## oak
Design spi_host, start of the top module:
module spi_host #
	(
		parameter C_S_AXIS_TDATA_WIDTH = 32,
		parameter integer C_S_AXI_DATA_WIDTH	= 32,
		parameter integer C_S_AXI_ADDR_WIDTH	= 8,
		parameter integer SPI_CS_WIDTH	= 16
	) (
	input spi_clk_i,
	output spi_clk_o,
	output spi_clk_t,
	input spi_mosi_i,
	output spi_mosi_o,
	output spi_mosi_t,
	input spi_miso_i,
	output spi_miso_o,
	output spi_miso_t,
	input [SPI_CS_WIDTH - 1:0]spi_cs_i,
	output [SPI_CS_WIDTH - 1:0]spi_cs_o,
	output [SPI_CS_WIDTH - 1:0]spi_cs_t,
	input  s_axi_aclk,
	input  s_axi_aresetn,
	input [C_S_AXI_ADDR_WIDTH-1 : 0] s_axi_awaddr,
	input  s_axi_awvalid,
	output  s_axi_awready,
	input [C_S_AXI_DATA_WIDTH-1 : 0] s_axi_wdata,
	input  s_axi_wvalid,
	output  s_axi_wready,
	output [1 : 0] s_axi_bresp,
	output  s_axi_bvalid,
	input  s_axi_bready,
	input [C_S_AXI_ADDR_WIDTH-1 : 0] s_axi_araddr,
	input  s_axi_arvalid,
	output  s_axi_arready,
	output [C_S_AXI_DATA_WIDTH-1 : 0] s_axi_rdata,
	output [1 : 0] s_axi_rresp,
	output  s_axi_rvalid,
	input  s_axi_rready,
	output  s_axis_tready,
	input [C_S_AXIS_TDATA_WIDTH-1 : 0] s_axis_tdata,
	input  s_axis_tlast,
	input  s_axis_tvalid,
	input  m_axis_tready,
	output [C_S_AXIS_TDATA_WIDTH-1 : 0] m_axis_tdata,
	output  m_axis_tlast,
	output  m_axis_tvalid
);
Size: roughly 250 flip-flops, about 14000 um2 of cells after synthesis.
Settings: LEC_CHECK=0, CAP_MARGIN=20, CELL_PAD_IN_SITES_GLOBAL_PLACEMENT=3, CORE_MARGIN=5, CORE_UTILIZATION=56, MAX_ROUTING_LAYER=met4, PLACE_DENSITY_LB_ADDON=0.29, SETUP_SLACK_MARGIN=0.81, SLEW_MARGIN=15; clock period 6.4 ns.
run.sh (not shown) runs the stock make flow with config.mk's settings and CLKGATE_MAP_FILE=.
Status(oak) = ERROR, stage = global placement without I/O (3_1_place_gp_skip_io)
Here is what was changed in the inputs of pine compared with oak.
Settings: a change of PLACE_DENSITY_LB_ADDON from 0.29 to 0.03; an added CORE_ASPECT_RATIO of 0.86; a deleted SETUP_SLACK_MARGIN that had been 0.81; a deleted MAX_ROUTING_LAYER that had been met4; a deleted CELL_PAD_IN_SITES_GLOBAL_PLACEMENT that had been 3; a change of CORE_UTILIZATION from 56 to 40; a change of CORE_MARGIN from 5 to 2; a change of SLEW_MARGIN from 15 to 20; a change of the clock period (ns, I/O delays scaled along) from 6.4 to 10.0.
==> results <==
Status | pine and oak | clean except oak. Comparing oak against pine, there is no change at all in flip-flop and latch count after synthesis. pine: effective utilization at floorplan 16 points below oak. pine vs oak: die size up by more than a quarter. In the metrics for pine and oak, the one carrying the higher y dimension of the die is pine. Diff oak..pine | area fraction in mux cells | negligible.

---

spi_host again, from the RTL that the note above started with.
clock: 9.04 ns
lec_check: 0
cap_margin: 20
core_margin: 2
core_utilization: 72
cts_cluster_diameter: 40
cts_cluster_size: 14
hold_slack_margin: -0.1
max_routing_layer: met4
place_density_lb_addon: 0.24
slew_margin: 20
Next try:
- CAP_MARGIN: 20 -> 15
- CTS_CLUSTER_SIZE: 14 -> 38
- HOLD_SLACK_MARGIN: -0.1 -> unset
- MAX_ROUTING_LAYER: met4 -> unset
- PLACE_DENSITY: unset -> 0.6
- PLACE_DENSITY_LB_ADDON: 0.24 -> unset
- SETUP_SLACK_MARGIN: unset -> 2.62
- clock period: 9.04 -> 9.51 ns (I/O delays scaled with it)
- non-clock buffer count rises by 3
- setup slack improved by 1000 ps
- register-to-register slack gains 330 ps
Next try:
- CAP_MARGIN: 15 -> 20
- CORE_UTILIZATION: 72 -> 63
- CTS_CLUSTER_DIAMETER: 40 -> unset
- CTS_CLUSTER_SIZE: 38 -> unset
- SETUP_SLACK_MARGIN: 2.62 -> unset
- clock period: 9.51 -> 7.69 ns (I/O delays scaled with it)
The new run ran to the end with no violations.
Final area goes down by 2.4%.
Wire length came out lower by 21%.
Non-clock buffer count falls by 2.
Global-route usage came out lower by 12 points.
Synthesized area does not change.
Setup slack gets worse by 1300 ps.
Synthesized cell count stays the same.
Total power rose by 7.6%.
Die area climbs by 14%.
First-iteration DRC count came out lower by 35%.
Clock skew fell by 9.8 ps.
Next try:
- CELL_PAD_IN_SITES_DETAIL_PLACEMENT: unset -> 2
- CORE_UTILIZATION: 63 -> 40
- HOLD_SLACK_MARGIN: unset -> 0.08
- clock period: 7.69 -> 10.0 ns (I/O delays scaled with it)
Count of clock-buffer cells in the layout came out higher by 5.
Power came out lower by 13%.
Die area came out higher by 56%.
Via count came out higher by 10%.
Synthesized area is unchanged.
Design area came out higher by 2.0%.
Sequential power came out lower by 19%.
Worst setup slack gets better by 750 ps.
Non-clock buffer count came out lower by 1.
Utilization came out lower by 28 points.
Hold slack gets better by 35 ps.
Next try:
- CELL_PAD_IN_SITES_DETAIL_PLACEMENT: 2 -> unset
- CORE_UTILIZATION: 40 -> 72
- CTS_CLUSTER_DIAMETER: unset -> 40
- CTS_CLUSTER_SIZE: unset -> 38
- HOLD_SLACK_MARGIN: 0.08 -> -0.1
- clock period: 10.0 -> 9.04 ns (I/O delays scaled with it)
What happened:
- via count fell by 0.88%
- routed wire length fell by about 30%
- clock power climbs by about 10%
- synthesized area does not change
Next try:
- ABC_AREA: unset -> 1
- CTS_CLUSTER_DIAMETER: 40 -> unset
- CTS_CLUSTER_SIZE: 38 -> unset
- HOLD_SLACK_MARGIN: -0.1 -> unset
- clock period: 9.04 -> 7.34 ns (I/O delays scaled with it)
After rerunning:
- wire length climbs by 19%
- count of clock-buffer cells in the layout drops by 5
- hold slack is better by 3.5 ps
- total power drops by about 40%
- setup slack is worse by 400 ps
- clock skew drops by 4.3 ps
- global-route usage climbs by 4.9 points
- final area climbs by about 6%
- first-iteration DRC count climbs by about 40%
- core utilization drops by 1.7 points

---

spi_host again, from the RTL that the note above started with.
// spi_host
module spi_host #
	(
		parameter C_S_AXIS_TDATA_WIDTH = 32,
		parameter integer C_S_AXI_DATA_WIDTH	= 32,
		parameter integer C_S_AXI_ADDR_WIDTH	= 8,
		parameter integer SPI_CS_WIDTH	= 16
	) (
	input spi_clk_i,
	output spi_clk_o,
	output spi_clk_t,
	input spi_mosi_i,
	output spi_mosi_o,
	output spi_mosi_t,
	input spi_miso_i,
	output spi_miso_o,
	output spi_miso_t,
	input [SPI_CS_WIDTH - 1:0]spi_cs_i,
	output [SPI_CS_WIDTH - 1:0]spi_cs_o,
	output [SPI_CS_WIDTH - 1:0]spi_cs_t,
	input  s_axi_aclk,
	input  s_axi_aresetn,
	input [C_S_AXI_ADDR_WIDTH-1 : 0] s_axi_awaddr,
	input  s_axi_awvalid,
	output  s_axi_awready,
	input [C_S_AXI_DATA_WIDTH-1 : 0] s_axi_wdata,
	input  s_axi_wvalid,
	output  s_axi_wready,
	output [1 : 0] s_axi_bresp,
	output  s_axi_bvalid,
	input  s_axi_bready,
	input [C_S_AXI_ADDR_WIDTH-1 : 0] s_axi_araddr,
	input  s_axi_arvalid,
	output  s_axi_arready,
	output [C_S_AXI_DATA_WIDTH-1 : 0] s_axi_rdata,
	output [1 : 0] s_axi_rresp,
	output  s_axi_rvalid,
	input  s_axi_rready,
	output  s_axis_tready,
	input [C_S_AXIS_TDATA_WIDTH-1 : 0] s_axis_tdata,
	input  s_axis_tlast,
	input  s_axis_tvalid,
	input  m_axis_tready,
	output [C_S_AXIS_TDATA_WIDTH-1 : 0] m_axis_tdata,
	output  m_axis_tlast,
	output  m_axis_tvalid
);
clock: 13.3 ns
lec_check: 0
cap_margin: 35
cell_pad_in_sites_detail_placement: 2
cell_pad_in_sites_global_placement: 3
core_aspect_ratio: 1.28
core_margin: 2
core_utilization: 40
hold_slack_margin: 0.11
place_density: 0.6
setup_slack_margin: 1.69
slew_margin: 20
tns_end_percent: 85
The starting point ran to the end with no violations.
==> next run, changes <==
CAP_MARGIN = 20   (was 35)
CELL_PAD_IN_SITES_DETAIL_PLACEMENT = default   (was 2)
CELL_PAD_IN_SITES_GLOBAL_PLACEMENT = default   (was 3)
CORE_ASPECT_RATIO = default   (was 1.28)
CORE_UTILIZATION = 23   (was 40)
HOLD_SLACK_MARGIN = default   (was 0.11)
SETUP_SLACK_MARGIN = default   (was 1.69)
TNS_END_PERCENT = default   (was 85)
clock period = 11.4 ns   (was 13.3 ns; I/O delays follow)
What happened: Cell area grows by about 1.6%; core utilization shrinks by 21 points; global-route usage shrinks by 15 points; area after synthesis does not change; power grows by 11%; combinational power grows by about 9%; routed wire length shrinks by 15%; first-iteration DRC count grows by 37%; final cell count grows by about 16%.
==> next run, changes <==
CORE_UTILIZATION = 40   (was 23)
clock period = 10.0 ns   (was 11.4 ns; I/O delays follow)
After rerunning: The new run ran to the end with no violations. Clock power rose by about 24%. Final area drops by about 1.8%. Wire length went down by 9.0%. Clock skew decreases by 0.0092 ns. Die size came out lower by 42%. Power rose by 17%. Hold slack got worse by 0.0041 ns.
==> next run, changes <==
CORE_UTILIZATION = 72   (was 40)
CTS_CLUSTER_DIAMETER = 91   (was default)
CTS_CLUSTER_SIZE = 24   (was default)
clock period = 4.27 ns   (was 10.0 ns; I/O delays follow)
The new run passed the timing, design-rule and antenna checks.
Routed wire length drops by 0.44%.
Register-to-register slack got worse by 5.2 ns.
Clock-buffer cell count drops by 24.
Utilization climbs by 37 points.
Synthesized area does not change.
Via count climbs by 7.6%.
First-iteration DRC count climbs by 48%.
==> next run, changes <==
CTS_CLUSTER_DIAMETER = default   (was 91)
CTS_CLUSTER_SIZE = 25   (was 24)
PLACE_DENSITY = default   (was 0.6)
What happened: Now the flow finished but fails on setup timing; hold slack loses 0.0077 ns; routed wire length came out higher by 27%; final cell count came out higher by 1.8%; total power came out higher by 16%.

---

Setup of lane 1:
spi_host again, from the RTL that the note above started with.
Settings: LEC_CHECK=0, ABC_AREA=1, CAP_MARGIN=20, CELL_PAD_IN_SITES_DETAIL_PLACEMENT=2, CELL_PAD_IN_SITES_GLOBAL_PLACEMENT=3, CORE_ASPECT_RATIO=1.56, CORE_MARGIN=2, CORE_UTILIZATION=49, GPL_TIMING_DRIVEN=0, MAX_ROUTING_LAYER=met5, PLACE_DENSITY_LB_ADDON=0.28, SETUP_SLACK_MARGIN=1.91, SLEW_MARGIN=20, TNS_END_PERCENT=60; clock period 11.8 ns.
What ended lane 1 was a tool error in global placement without I/O; the run never finished.
Inputs modified between lane 1 and lane 2:
- clearing MAX_ROUTING_LAYER, which used to be met5
- clearing CORE_ASPECT_RATIO, which used to be 1.56
- putting PLACE_DENSITY at 0.6 where nothing was set
- clearing PLACE_DENSITY_LB_ADDON, which used to be 0.28
- swapping 49 for 66 in CORE_UTILIZATION
- clearing SETUP_SLACK_MARGIN, which used to be 1.91
- clearing TNS_END_PERCENT, which used to be 60
- clearing ABC_AREA, which used to be 1
- clearing CELL_PAD_IN_SITES_DETAIL_PLACEMENT, which used to be 2
- clearing GPL_TIMING_DRIVEN, which used to be 0
- clearing CELL_PAD_IN_SITES_GLOBAL_PLACEMENT, which used to be 3
- swapping 11.8 for 5.87 in the clock period (ns, I/O delays scaled along)
Notes after the runs:
- Lane 2 | stages: all done | timing, DRC, antenna: all pass
- Die boundary width (lane 2 vs. lane 1) increases by a few percent
- Going from lane 1 to lane 2, sequential share of the synthesized area picked up an extra 3.1 points; chip area in the Yosys report fell about 7%.
Modified inputs, lane 3 compared to lane 2
- swapping 66 for 40 in CORE_UTILIZATION
- swapping 5.87 for 7.69 in the clock period (ns, I/O delays scaled along)
Notes after the runs:
Compared with lane 2, lane 3 shows total clock buffers created by CTS that has gone up by a little under 10%. In lane 3 the summed area of non-filler cells in the final layout turned out 320 um2 higher than in lane 2. In lane 3, the sequential power came out 24% below the value in lane 2. | non-clock buffer count | higher: lane 2 |. Share of power burned in combinational logic in lane 3 is 1.0 points lower than in lane 2. When the final numbers for lane 2 and lane 3 were put side by side, the data arrival time of the critical path turned out to be smaller in lane 2. Sort lane 2 and lane 3 by path length in cells of the critical path desc -> top: lane 3. Diff lane 2 -> lane 3: least setup slack across all paths after layout went up 0.86 ns; hold slack comparable.
> inputs changed (lane 3 -> lane 4)
- CTS_CLUSTER_DIAMETER newly set to 395
- CORE_UTILIZATION changed from 40 to 68
- PLACE_DENSITY changed from 0.6 to 0.4
- the clock period (ns, I/O delays scaled along) changed from 7.69 to 8.67
### Flow results
Lane 4 vs lane 3 on total number of nets in the final design: lane 4 is the lower one.
Lane 4 -> lane 3: synthesized cell count delta 0, exact match
Lane 3 -> lane 4: number of flip-flops and latches delta 0, exact match
End point of the critical path: s_axi_rdata[5] -> lane 3, s_axi_rdata[8] -> lane 4
[inputs] lane 5 vs lane 4
- CTS_CLUSTER_SIZE newly set to 38
- PLACE_DENSITY_LB_ADDON newly set to 0.28
- CTS_CLUSTER_DIAMETER changed from 395 to 40
- CORE_UTILIZATION changed from 68 to 72
- PLACE_DENSITY removed (was 0.4)
- the clock period (ns, I/O delays scaled along) changed from 8.67 to 7.85
--- outcome ---
Switching share of total power in lane 5 is 1.9 points higher than in lane 4. On combinational power share, lane 4 and lane 5 are neck and neck. From lane 4 to lane 5, number of cells traversed by the worst register-to-register path did not move at all. Lane 5 reports a lower setup slack than lane 4 does.

---

run A:
Starting RTL as in the previous note.
==> flow/config.mk <==
export PLATFORM = sky130hd
export DESIGN_NAME = spi_host
export DESIGN_NICKNAME = spi_host
export VERILOG_FILES = /design/flow/design.v
export SDC_FILE = /design/flow/constraint.sdc
export NUM_CORES = 4
export LEC_CHECK = 0
export ABC_AREA = 1
export CAP_MARGIN = 20
export CORE_MARGIN = 2
export CORE_UTILIZATION = 72
export CTS_CLUSTER_DIAMETER = 395
export CTS_CLUSTER_SIZE = 100
export PLACE_DENSITY = 0.4
export SETUP_SLACK_MARGIN = 1.29
export SLEW_MARGIN = 20
export TNS_END_PERCENT = 5
==> flow/constraint.sdc <==
create_clock -name core_clock -period 4.31 [get_ports {s_axi_aclk}]
set_input_delay 0.8620 -clock core_clock [delete_from_list [all_inputs] [get_ports {s_axi_aclk}]]
set_output_delay 0.8620 -clock core_clock [all_outputs]
set_load 0.01 [all_outputs]
Run A: ODB-0269 in 5_1_grt -> run aborted
[inputs] run B vs run A
- CTS_CLUSTER_SIZE: 100 -> 25
- PLACE_DENSITY: 0.4 -> 0.65
- ABC_AREA: 1 -> unset
- CTS_CLUSTER_DIAMETER: 395 -> unset
- TNS_END_PERCENT: 5 -> 50
- SETUP_SLACK_MARGIN: 1.29 -> 0.46
- the clock period (ns, I/O delays scaled along): 4.31 -> 4.27
## What came out
From run A to run B, total number of clock tree sinks did not move at all. Run B | status: complete | timing, DRC, antenna: pass. Fraction of registers with async set/reset came out exactly the same in run B and run A. In run B the core area turned out 7.3% lower than in run A. [compare] base=run A new=run B: area fraction in compound gates shows an increase of 14 points; maximum level of the CTS H-tree shows no meaningful change; part of the Yosys area used for sequential elements shows an increase of 3.1 points; fraction of the core area occupied by cells at floorplan shows an increase of 0.24 points.
For run C, these inputs were changed with respect to run B:
- SETUP_SLACK_MARGIN: 0.46 -> 1.18
- CTS_CLUSTER_SIZE: 25 -> 24
- PLACE_DENSITY: 0.65 -> 0.35
- CTS_CLUSTER_DIAMETER: unset -> 91
- TNS_END_PERCENT: 50 -> 80
Results
Measured against run C, the fmax of run B comes out at 0.937 times the reference value. [compare] base=run B new=run C: cell count climbed 19, logic gate share of total power went up, total setup violations reported at the end of the flow about even, part of the cycle the worst path needs fell 5.7 points. Comparing run B and run C, clock-pin slew on the worst setup and hold paths is lower on run B. Total CTS buffers ends up higher on run B. The run showing the greater combinational power is run C. Delta(power, run C - run B) < 0. Between run B and run C, the global-route wire length before repair is lower for run C.
Edits applied to the flow inputs when going from run C to run D:
- swapping 80 for 50 in TNS_END_PERCENT
- swapping 91 for 34 in CTS_CLUSTER_DIAMETER
- swapping 1.18 for 1.24 in SETUP_SLACK_MARGIN
- putting PLACE_DENSITY_LB_ADDON at 0.25 where nothing was set
- swapping 24 for 25 in CTS_CLUSTER_SIZE
- clearing PLACE_DENSITY, which used to be 0.35
[summary]
- Seen in the log of run D: GRT-0232 during 5_1_grt, after which the run never completed.
- Run D against run C; setup fix buffers added after clock tree synthesis is down by more than 10%.
- Diff run C -> run D: floorplan die height level; placer congestion estimate rose about 3%; horizontal die dimension saw little to no change; number of clock buffers inserted by TritonCTS saw an increase; chip area did not really move.
- There was hardly any difference in multiplexer fraction of the synthesized cell area between run C and run D.
- Run D vs run C — maximum level of the CTS H-tree rose 1.
- The total cell area reported by yosys after synthesis of run D and that of run C are within noise of each other.
Input changes introduced in run E (baseline for comparison: run D):
- a change of CTS_CLUSTER_SIZE from 25 to 24
- a change of SETUP_SLACK_MARGIN from 1.24 to 0.63
- a change of TNS_END_PERCENT from 50 to 80
- a change of CTS_CLUSTER_DIAMETER from 34 to 91
- an added PLACE_DENSITY of 0.35
- a deleted PLACE_DENSITY_LB_ADDON that had been 0.25
## What came out
Per the final summary, run E finished and its layout is clean on timing, DRC and antenna. Worst setup slack before clock tree synthesis (higher): run E. Diff run E..run D | standard cell area after detailed placement | negligible. Run E vs. run D: count of flip-flops with a built-in enable after synthesis neither gained nor lost much; global placer's final weighted congestion shrank by about 1.1%.
[inputs] run F vs run E
- SETUP_SLACK_MARGIN now 0.6, was 0.63
- CTS_CLUSTER_SIZE now 25, was 24
- TNS_END_PERCENT now 50, was 80
- CTS_CLUSTER_DIAMETER now 362, was 91
- PLACE_DENSITY no longer set, was 0.35
- PLACE_DENSITY_LB_ADDON now 0.28, previously not set
Notes after the runs:
- On initial cell density of the core, run E tracks run F almost exactly.
- Compared with run E, run F shows worst setup slack for register-to-register paths higher by 0.08 ns.
- Of run E and run F, the lower logic depth of the worst setup path including buffers belongs to run E.
- Core occupancy in the finished layout in run F is 1.7 points lower than in run E
- The starting DRC count in detailed routing of run F was inferior to that of run E.
- Any difference in worst hold margin between run F and run E is small enough to ignore.
- Final critical path time including I/O delays and setup delta (run F − run E): unfavourable
- Share of cell area taken by multi-input logic gates (run F over run E): increase, 0.39 points
Power figures rest on the tool's default switching activity, not on a simulated workload.
